==> flow/design.v (excerpt) <==
module cmplx_mult(
input logic clk,
input logic [10-1:0] switches,
output logic [8-1:0] LED,
output logic [6:0] HEX0,
output logic [6:0] HEX1,
output logic [6:0] HEX2,
output logic [6:0] HEX3,
output logic [6:0] HEX4,
output logic [6:0] HEX5,
output logic [6:0] HEX6,
output logic [6:0] HEX7);
==> flow/config.mk <==
export PLATFORM = sky130hd
export DESIGN_NAME = cmplx_mult
export DESIGN_NICKNAME = cmplx_mult
export VERILOG_FILES = /design/flow/design.v
export SDC_FILE = /design/flow/constraint.sdc
export NUM_CORES = 4
export LEC_CHECK = 0
export CAP_MARGIN = 5
export CORE_MARGIN = 2
export CORE_UTILIZATION = 72
export CTS_CLUSTER_DIAMETER = 96
export CTS_CLUSTER_SIZE = 41
export GPL_TIMING_DRIVEN = 1
export MAX_ROUTING_LAYER = met4
export PLACE_DENSITY = 0.64
export SETUP_SLACK_MARGIN = -0.38
export SLEW_MARGIN = 20
==> flow/constraint.sdc <==
create_clock -name core_clock -period 15.8 [get_ports {clk}]
set_input_delay 3.1600 -clock core_clock [delete_from_list [all_inputs] [get_ports {clk}]]
set_output_delay 3.1600 -clock core_clock [all_outputs]
set_load 0.01 [all_outputs]
run.sh (not shown) runs the stock make flow with config.mk's settings and CLKGATE_MAP_FILE=.
The starting point produced a layout that fails on setup timing.
Change:
- CAP_MARGIN: 5 -> 20
- CORE_UTILIZATION: 72 -> 56
- CTS_CLUSTER_DIAMETER: 96 -> unset
- CTS_CLUSTER_SIZE: 41 -> unset
- GPL_TIMING_DRIVEN: 1 -> unset
- MAX_ROUTING_LAYER: met4 -> unset
- PLACE_DENSITY: 0.64 -> 0.6
- SETUP_SLACK_MARGIN: -0.38 -> unset
- clock period: 15.8 -> 28.5 ns (I/O delays scaled with it)
- This time the run ran to the end with no violations
- clock-buffer cell count is unchanged
- worst setup slack is better by 6600 ps
- utilization decreases by 20 points
- die area increases by 28%
- area after synthesis is unchanged
Change:
- CORE_UTILIZATION: 56 -> 40
- clock period: 28.5 -> 18.8 ns (I/O delays scaled with it)
Outcome:
- The new run finished clean
- non-clock buffer count increases by 3
- setup slack loses 5500 ps

========
v58:
Starting RTL as in the previous note.
clock: 20.0 ns
lec_check: 0
abc_area: 0
cap_margin: 20
core_margin: 2
core_utilization: 72
cts_cluster_diameter: 391
cts_cluster_size: 99
place_density: 0.89
slew_margin: 10
Here is what was changed in the inputs of v36 compared with v58.
- swapping 72 for 63 in CORE_UTILIZATION
- swapping 0.89 for 0.42 in PLACE_DENSITY
- swapping 0 for 1 in ABC_AREA
- putting TNS_END_PERCENT at 25 where nothing was set
Results
Between v36 and v58, it is v36 whose post-layout minimum cycle time is lower, by 1.28 ns. The category of the critical setup timing path comes out reg -> out in one run and in -> out in the other, namely in v36 and v58 respectively. v36 reports its slowest cell on the critical path as edfxtp_1 while v58 reports a21oi_1. Summary: worst setup slack, v36 better than v58. Taking v58 as the reference, in v36 worst reg-to-reg setup slack picked up an extra 0.07 ns; total met3 wirelength after detailed routing now sits lower; routed wire length +5.6%. Lower synthesized-area fraction occupied by and/or/nand/nor cells goes to v58 over v36. v36 vs v58, number of ordinary and repair buffers in the finished layout went down by about 5%. Cell area | v36 vs v58 | v36 larger.
--- input diff v36..v47 ---
- SLEW_MARGIN: 10 -> 20
- CTS_CLUSTER_DIAMETER: 391 -> unset
- CORE_UTILIZATION: 63 -> 56
- CTS_CLUSTER_SIZE: 99 -> unset
- TNS_END_PERCENT: 25 -> unset
- PLACE_DENSITY: 0.42 -> unset
- ABC_AREA: 1 -> unset
- the clock period (ns, I/O delays scaled along): 20.0 -> 10.5
## What came out
Having completed the whole flow, v36 delivered a layout that passed the timing, DRC and antenna checks. v47: flow complete, layout not clean; failing: setup timing. v47 vs. v36: final instance area increased by 24% relative to the old numbers, and-or/or-and share of the synthesized area now sits higher. Delta (v47 minus v36): average cell area after synthesis +about 24%, fraction of the cycle the final worst path needs +44 points, number of vias per cell after detailed routing +about 3%, cell count listed in synth_stat.txt -540. A timing startpoint of the critical path of sm0.re_a[0] is what v36 shows, while sm0.im_q[4] belongs to v47. From v36 to v47 the numbers moved as follows: setup total negative slack moved down, total met2 wirelength after detailed routing moved up.
Edits applied to the flow inputs when going from v47 to v25:
- CORE_UTILIZATION: 56 -> 69
- CTS_CLUSTER_SIZE: unset -> 15
- PLACE_DENSITY: unset -> 0.6
- the clock period (ns, I/O delays scaled along): 10.5 -> 8.24
Notes after the runs:
v25: it failed during global routing (5_1_grt), and the tool reported DPL-0038. Comparing v25 against v47, there is no change at all in adder and majority gate portion of the synthesized area. v47 → v25: post-cts hold-fix buffer tally essentially unchanged, die area decreased about 18%, synthesized cell count essentially unchanged, summed standard-cell area reported by yosys essentially unchanged, core utilization before placement increased 13 points. Summary — last weighted congestion value of the routability-driven placer, v25 relative to v47: higher, by about 9%. Relative to v47, v25 degrades pre-CTS worst setup slack. Area of the core region of v25 falls short of that of v47 by more than 10%. v47 -> v25: fraction of registers with async set/reset delta 0, exact match.
Changes in v56 relative to v25:
- CORE_UTILIZATION changed from 69 to 72
- ABC_AREA newly set to 1
- PLACE_DENSITY removed (was 0.6)
- CTS_CLUSTER_DIAMETER newly set to 359
- SETUP_SLACK_MARGIN newly set to -0.4
- PLACE_DENSITY_LB_ADDON newly set to 0.05
### Flow results
Synthesized instance count, v56 and v25: lower on v25
Against v25 as the reference, v56 delivers a higher fraction of the mapped netlist area in simple logic gates.
Diff v25 -> v56 | area after synthesis | increase of about 5%
v56 vs. v25: worst slack after detailed placement has increased; chip area from the yosys synthesis statistics went up about 5%.
As for a clean layout from v56 and v25, there is none.
v56 did not finish: a tool error stopped it during clock tree synthesis (4_1_cts).
Taking v25 as the reference, in v56 height of the die went up, sequential element share of the synthesized area moved down.
Changes in v19 relative to v56:
- CTS_CLUSTER_SIZE: 15 -> unset
- SETUP_SLACK_MARGIN: -0.4 -> unset
- PLACE_DENSITY: unset -> 0.66
- ABC_AREA: 1 -> unset
- CTS_CLUSTER_DIAMETER: 359 -> unset
- PLACE_DENSITY_LB_ADDON: 0.05 -> unset
- the clock period (ns, I/O delays scaled along): 8.24 -> 14.4
--- outcome ---
In the summary table, v19 is marked failed, with error GRT-0232 raised in global routing (5_1_grt).
Of v19 and v56, it is v19 that has the lower synthesized chip area reported by yosys.
v19 vs. v56: synthesized cell count saw a decrease, area after synthesis now sits lower.
| horizontal die dimension | lower: v19 |
